exp/amber:
// UT_TOP
module UT_TOP (
    clk, 
    rst_n, 
    in_valid, 
    in_time,
    out_valid, 
    out_display, 
    out_day
);
For scale: ~2200 cells after synthesis, about 86 flip-flops, about 42 I/O pins, about 15000 um^2 of cells after synthesis.
==> flow/config.mk <==
export PLATFORM = sky130hd
export DESIGN_NAME = UT_TOP
export DESIGN_NICKNAME = UT_TOP
export VERILOG_FILES = /design/flow/design.v
export SDC_FILE = /design/flow/constraint.sdc
export NUM_CORES = 4
export LEC_CHECK = 0
export ABC_AREA = 0
export CAP_MARGIN = 15
export CELL_PAD_IN_SITES_DETAIL_PLACEMENT = 1
export CORE_ASPECT_RATIO = 1.8
export CORE_MARGIN = 2
export CORE_UTILIZATION = 17
export CTS_CLUSTER_SIZE = 54
export GPL_ROUTABILITY_DRIVEN = 0
export GPL_TIMING_DRIVEN = 0
export HOLD_SLACK_MARGIN = 0.27
export MIN_ROUTING_LAYER = met2
export PLACE_DENSITY_LB_ADDON = 0.05
export SLEW_MARGIN = 10
==> flow/constraint.sdc <==
create_clock -name core_clock -period 12.9 [get_ports {clk}]
set_input_delay 2.5800 -clock core_clock [delete_from_list [all_inputs] [get_ports {clk}]]
set_output_delay 2.5800 -clock core_clock [all_outputs]
set_load 0.01 [all_outputs]
run.sh (not shown) runs the stock make flow with config.mk's settings and CLKGATE_MAP_FILE=.
Although exp/amber finished all stages, its layout failed final checks on setup timing.
--- input diff exp/amber..exp/juniper ---
Settings: HOLD_SLACK_MARGIN: 0.27 -> unset; SLEW_MARGIN: 10 -> 20; MIN_ROUTING_LAYER: met2 -> unset; PLACE_DENSITY_LB_ADDON: 0.05 -> unset; ABC_AREA: 0 -> unset; CTS_CLUSTER_SIZE: 54 -> unset; CELL_PAD_IN_SITES_DETAIL_PLACEMENT: 1 -> unset; CORE_ASPECT_RATIO: 1.8 -> unset; GPL_ROUTABILITY_DRIVEN: 0 -> unset; CORE_UTILIZATION: 17 -> 40; CAP_MARGIN: 15 -> 20; GPL_TIMING_DRIVEN: 0 -> unset; the clock period (ns, I/O delays scaled along): 12.9 -> 14.8.
--- outcome ---
- exp/juniper finished end to end and its layout was clean on timing, DRC and antenna.
- As far as total I/O pin count is concerned, exp/amber and exp/juniper perform about the same.
- exp/amber -> exp/juniper: non-clock buffer count decreased by more than a quarter
- On exp/juniper: wire length is 41% lower than what exp/amber gave.
- Looking only at number of placed instances with taps included, and setting everything else aside, the higher value of exp/juniper and exp/amber goes to exp/amber.
- exp/amber has a lower setup slack than exp/juniper.
- exp/juniper: global routing usage on met1 34 points above exp/amber
## Diff of input files: exp/yarrow against exp/juniper
Settings: CORE_UTILIZATION: 40 -> 68; TNS_END_PERCENT: unset -> 5; the clock period (ns, I/O delays scaled along): 14.8 -> 14.4.
## What came out
exp/yarrow -> stages 100% | layout checks FAIL | setup timing
Per the final summary, exp/juniper finished and its layout is clean on timing, DRC and antenna.
In the floorplan summary, exp/yarrow is listed with a die area less than that of exp/juniper.
exp/yarrow against exp/juniper: final critical delay including setup and external delays increased 690 ps, via count now larger, headroom to the max-slew limit rose 5.0 points.
What exp/xenon does differently from exp/yarrow at the input level:
Settings: clearing TNS_END_PERCENT, which used to be 5; swapping 68 for 41 in CORE_UTILIZATION; swapping 14.4 for 14.8 in the clock period (ns, I/O delays scaled along).
Results
exp/xenon: flow completed, timing, DRC and antenna clean. Summary of exp/xenon over exp/yarrow: final critical-path setup slack went up 880 ps, total non-filler cell area in the finished layout essentially unchanged. When the final numbers for exp/xenon and exp/yarrow were put side by side, the die area turned out to be greater in exp/xenon. Compared with exp/yarrow, in exp/xenon starting DRC count in detailed routing dropped 1248; final design utilization decreased 32 points; global-route usage saw a decrease; via count of the routed design -1319. Compared to exp/yarrow, exp/xenon has number of fill cells in the layout about 140% higher.
For exp/nickel, these inputs were changed with respect to exp/xenon:
Settings: putting ABC_AREA at 1 where nothing was set; swapping 41 for 68 in CORE_UTILIZATION; putting CTS_CLUSTER_SIZE at 40 where nothing was set; putting CTS_CLUSTER_DIAMETER at 222 where nothing was set; swapping 14.8 for 12.2 in the clock period (ns, I/O delays scaled along).
==> comparison <==
[compare] base=exp/xenon new=exp/nickel: yosys synthesis chip area shows a reduction of 3.2%, mean post-synth cell area shows a reduction of about 12%, chip footprint shows a reduction of about 40%, count of mapped cells out of synthesis shows an increase of 227, cell area after synthesis shows a reduction of about 3.2%.
In the flow results for exp/nickel and exp/xenon, the area fraction in compound gates is larger on exp/xenon.
In terms of adder and majority cell fraction of the synthesized area, exp/nickel and exp/xenon differ only marginally.
exp/nickel did not make it past global routing (5_1_grt), where a tool error ended it.
Reported for exp/nickel and exp/xenon, fraction of synthesis flops using an asynchronous set or reset pin turned out identical to the last digit.
Xor and xnor area share after synthesis: exp/nickel vs exp/xenon down 0.41 points


Starting RTL as in the previous note.
## UT_TOP
module UT_TOP (
    clk, 
    rst_n, 
    in_valid, 
    in_time,
    out_valid, 
    out_display, 
    out_day
);
clock: 19.0 ns
lec_check: 0
abc_area: 1
cap_margin: 20
cell_pad_in_sites_detail_placement: 1
core_margin: 7
core_utilization: 17
cts_cluster_size: 25
gpl_routability_driven: 0
min_routing_layer: met2
place_density_lb_addon: 0.05
slew_margin: 20
The first run completed without violations.
Rerun with:
Settings changed: ABC_AREA 1 to unset, CELL_PAD_IN_SITES_DETAIL_PLACEMENT 1 to unset, CORE_MARGIN 7 to 2, CORE_UTILIZATION 17 to 65, CTS_CLUSTER_SIZE 25 to unset, GPL_ROUTABILITY_DRIVEN 0 to unset, MIN_ROUTING_LAYER met2 to unset, PLACE_DENSITY_LB_ADDON 0.05 to unset.
Clock period 19.0 ns to 13.2 ns, I/O delays scaled along.
Outcome:
- The new run ran to the end with violations: negative setup slack
- register-to-register slack is worse by 3900 ps
- cell count went down by 24%
- global-route usage grows by 21 points
- setup slack is worse by 3900 ps
- worst hold slack is better by 11 ps
- final area came out higher by 11%
- wire length decreases by about 25%
- area after synthesis rose by 3.4%
- first-iteration DRC count falls by about 9%
Rerun with:
Settings changed: ABC_AREA set to 1, CORE_UTILIZATION 65 to 71.
Clock period 13.2 ns to 14.4 ns, I/O delays scaled along.
Outcome: This time the run stopped in global routing (5_1_grt). Synthesized cell count came out higher by 10%. Die size decreases by 11%. Area after synthesis fell by 3.2%.
Rerun with:
Settings changed: CORE_UTILIZATION 71 to 62, CTS_CLUSTER_DIAMETER set to 191, CTS_CLUSTER_SIZE set to 97.
Clock period 14.4 ns to 14.1 ns, I/O delays scaled along.
What happened: With this change the flow finished but failed the layout checks on negative setup slack. Area after synthesis does not change. Synthesized cell count stays the same. Die size rises by about 14%.


Starting RTL as in the previous note.
make LEC_CHECK=0 CAP_MARGIN=20 CORE_MARGIN=7 CORE_UTILIZATION=64 MIN_ROUTING_LAYER=met1 PLACE_DENSITY_LB_ADDON=0.05 SETUP_SLACK_MARGIN=-0.73 SLEW_MARGIN=20 finish   # period 12.1 ns
The first run completed and failed the layout checks on setup timing.
Next try:
CORE_MARGIN = 2   (was 7)
CORE_UTILIZATION = 40   (was 64)
MIN_ROUTING_LAYER = not set   (was met1)
PLACE_DENSITY_LB_ADDON = not set   (was 0.05)
SETUP_SLACK_MARGIN = not set   (was -0.73)
clock period = 12.2 ns   (was 12.1 ns; I/O delays follow)
Effect: The changed run reached the layout checks and failed them: setup timing. Non-clock buffer count climbs by 31. Critical path depth climbs by 2. Routed wire length drops slightly. Design area climbs by a few percent. Register-to-register slack improves by 0.42 ns. Global-route usage drops by 11 points.
Next try:
CELL_PAD_IN_SITES_DETAIL_PLACEMENT = 1   (was not set)
CELL_PAD_IN_SITES_GLOBAL_PLACEMENT = 1   (was not set)
CORE_MARGIN = 3   (was 2)
CORE_UTILIZATION = 18   (was 40)
CTS_CLUSTER_DIAMETER = 191   (was not set)
CTS_CLUSTER_SIZE = 82   (was not set)
GPL_ROUTABILITY_DRIVEN = 0   (was not set)
MAX_ROUTING_LAYER = met5   (was not set)
PLACE_DENSITY_LB_ADDON = 0.08   (was not set)
SETUP_SLACK_MARGIN = 0.24   (was not set)
Outcome: The new run completed, yet does not pass: setup timing. Synthesized area stays the same. Setup slack degrades by 0.55 ns. Synthesized cell count is unchanged. Register-to-register slack degrades by 0.55 ns. Routed wire length climbs by 35%.
Next try:
GPL_ROUTABILITY_DRIVEN = 1   (was 0)
GPL_TIMING_DRIVEN = 0   (was not set)
MAX_ROUTING_LAYER = met4   (was met5)
PLACE_DENSITY = 0.63   (was not set)
PLACE_DENSITY_LB_ADDON = not set   (was 0.08)
The changed run completed and failed the layout checks on setup timing.
Area after synthesis does not change.
Final cell count came out lower by a few percent.
Routed wire length decreases by a little under a tenth.
Critical path depth grows by 5.
Sequential share of layout area went up by 0.50 points.
Hold slack improves by 0.011 ns.
Via count went up slightly.
Utilization is lower by 1.1 points.
Sequential cell count does not change.


UT_TOP again, from the RTL that the note above started with.
// UT_TOP
module UT_TOP (
    clk, 
    rst_n, 
    in_valid, 
    in_time,
    out_valid, 
    out_display, 
    out_day
);
make LEC_CHECK=0 CAP_MARGIN=20 CELL_PAD_IN_SITES_DETAIL_PLACEMENT=2 CELL_PAD_IN_SITES_GLOBAL_PLACEMENT=1 CORE_MARGIN=3 CORE_UTILIZATION=19 CTS_CLUSTER_DIAMETER=191 MAX_ROUTING_LAYER=met4 SETUP_SLACK_MARGIN=0.24 SLEW_MARGIN=20 finish   # period 12.2 ns
The starting point finished but failed the layout checks on setup timing.
Edit:
==> flow/config.mk (replaced) <==
export PLATFORM = sky130hd
export DESIGN_NAME = UT_TOP
export DESIGN_NICKNAME = UT_TOP
export VERILOG_FILES = /design/flow/design.v
export SDC_FILE = /design/flow/constraint.sdc
export NUM_CORES = 4
export LEC_CHECK = 0
export CAP_MARGIN = 20
export CORE_MARGIN = 2
export CORE_UTILIZATION = 40
export SLEW_MARGIN = 20
==> flow/constraint.sdc (replaced) <==
create_clock -name core_clock -period 15.0 [get_ports {clk}]
set_input_delay 3.0000 -clock core_clock [delete_from_list [all_inputs] [get_ports {clk}]]
set_output_delay 3.0000 -clock core_clock [all_outputs]
set_load 0.01 [all_outputs]
What happened:
- With this change the flow went through all stages and came out clean
- wire length falls by a quarter to a third
- final cell count went down by about a fifth
Edit:
--- a/flow/config.mk
+++ b/flow/config.mk
@@ -9,2 +9,5 @@
-export CORE_MARGIN = 2
-export CORE_UTILIZATION = 40
+export CORE_MARGIN = 9
+export CORE_UTILIZATION = 60
+export CTS_CLUSTER_DIAMETER = 130
+export CTS_CLUSTER_SIZE = 98
+export SETUP_SLACK_MARGIN = -1.42
@@ -11,0 +15 @@
+export TNS_END_PERCENT = 35
This time the run finished but failed the layout checks on setup timing.
Non-clock buffer count falls by 2.
Worst hold slack gains 0.017 ns.
Wire length is lower by 1.5%.
First-iteration DRC count is higher by about 40%.
Die area falls by about 20%.
Cell area decreases by about 4.4%.
Cell count shrinks by 6.6%.
Sequential share of layout area went up by 0.55 points.
Edit:
--- a/flow/config.mk
+++ b/flow/config.mk
@@ -10 +10 @@
-export CORE_UTILIZATION = 60
+export CORE_UTILIZATION = 28
@@ -13 +12,0 @@
-export SETUP_SLACK_MARGIN = -1.42
@@ -15 +13,0 @@
-export TNS_END_PERCENT = 35
Now the flow finished clean.
Setup slack is better by 0.88 ns.
Cell area rose by 6.1%.
Critical path depth drops by 2.
Worst hold slack is worse by 0.0085 ns.
Cell count grows by 14%.
Core utilization decreases by 34 points.
Sequential share of layout area decreases by 0.72 points.
Die size went up by 100%.
Edit:
--- a/flow/config.mk
+++ b/flow/config.mk
@@ -9,4 +9,4 @@
-export CORE_MARGIN = 9
-export CORE_UTILIZATION = 28
-export CTS_CLUSTER_DIAMETER = 130
-export CTS_CLUSTER_SIZE = 98
+export CORE_MARGIN = 2
+export CORE_UTILIZATION = 72
+export CTS_CLUSTER_SIZE = 61
+export PLACE_DENSITY_LB_ADDON = 0.0
==> flow/constraint.sdc (replaced) <==
create_clock -name core_clock -period 7.54 [get_ports {clk}]
set_input_delay 1.5080 -clock core_clock [delete_from_list [all_inputs] [get_ports {clk}]]
set_output_delay 1.5080 -clock core_clock [all_outputs]
set_load 0.01 [all_outputs]
Result: This time the run stopped in 5_1_grt; synthesized area is unchanged; die size fell by about 65%; synthesized cell count stays the same.
Edit:
--- a/flow/config.mk
+++ b/flow/config.mk
@@ -10,2 +10,3 @@
-export CORE_UTILIZATION = 72
-export CTS_CLUSTER_SIZE = 61
+export CORE_UTILIZATION = 71
+export CTS_CLUSTER_SIZE = 74
+export MIN_ROUTING_LAYER = met1
@@ -12,0 +14 @@
+export SETUP_SLACK_MARGIN = -0.73
==> flow/constraint.sdc (replaced) <==
create_clock -name core_clock -period 13.3 [get_ports {clk}]
set_input_delay 2.6600 -clock core_clock [delete_from_list [all_inputs] [get_ports {clk}]]
set_output_delay 2.6600 -clock core_clock [all_outputs]
set_load 0.01 [all_outputs]
With this change the flow finished with setup timing left.
Synthesized area stays the same.
Die size came out higher by 1.4%.
Synthesized cell count is unchanged.
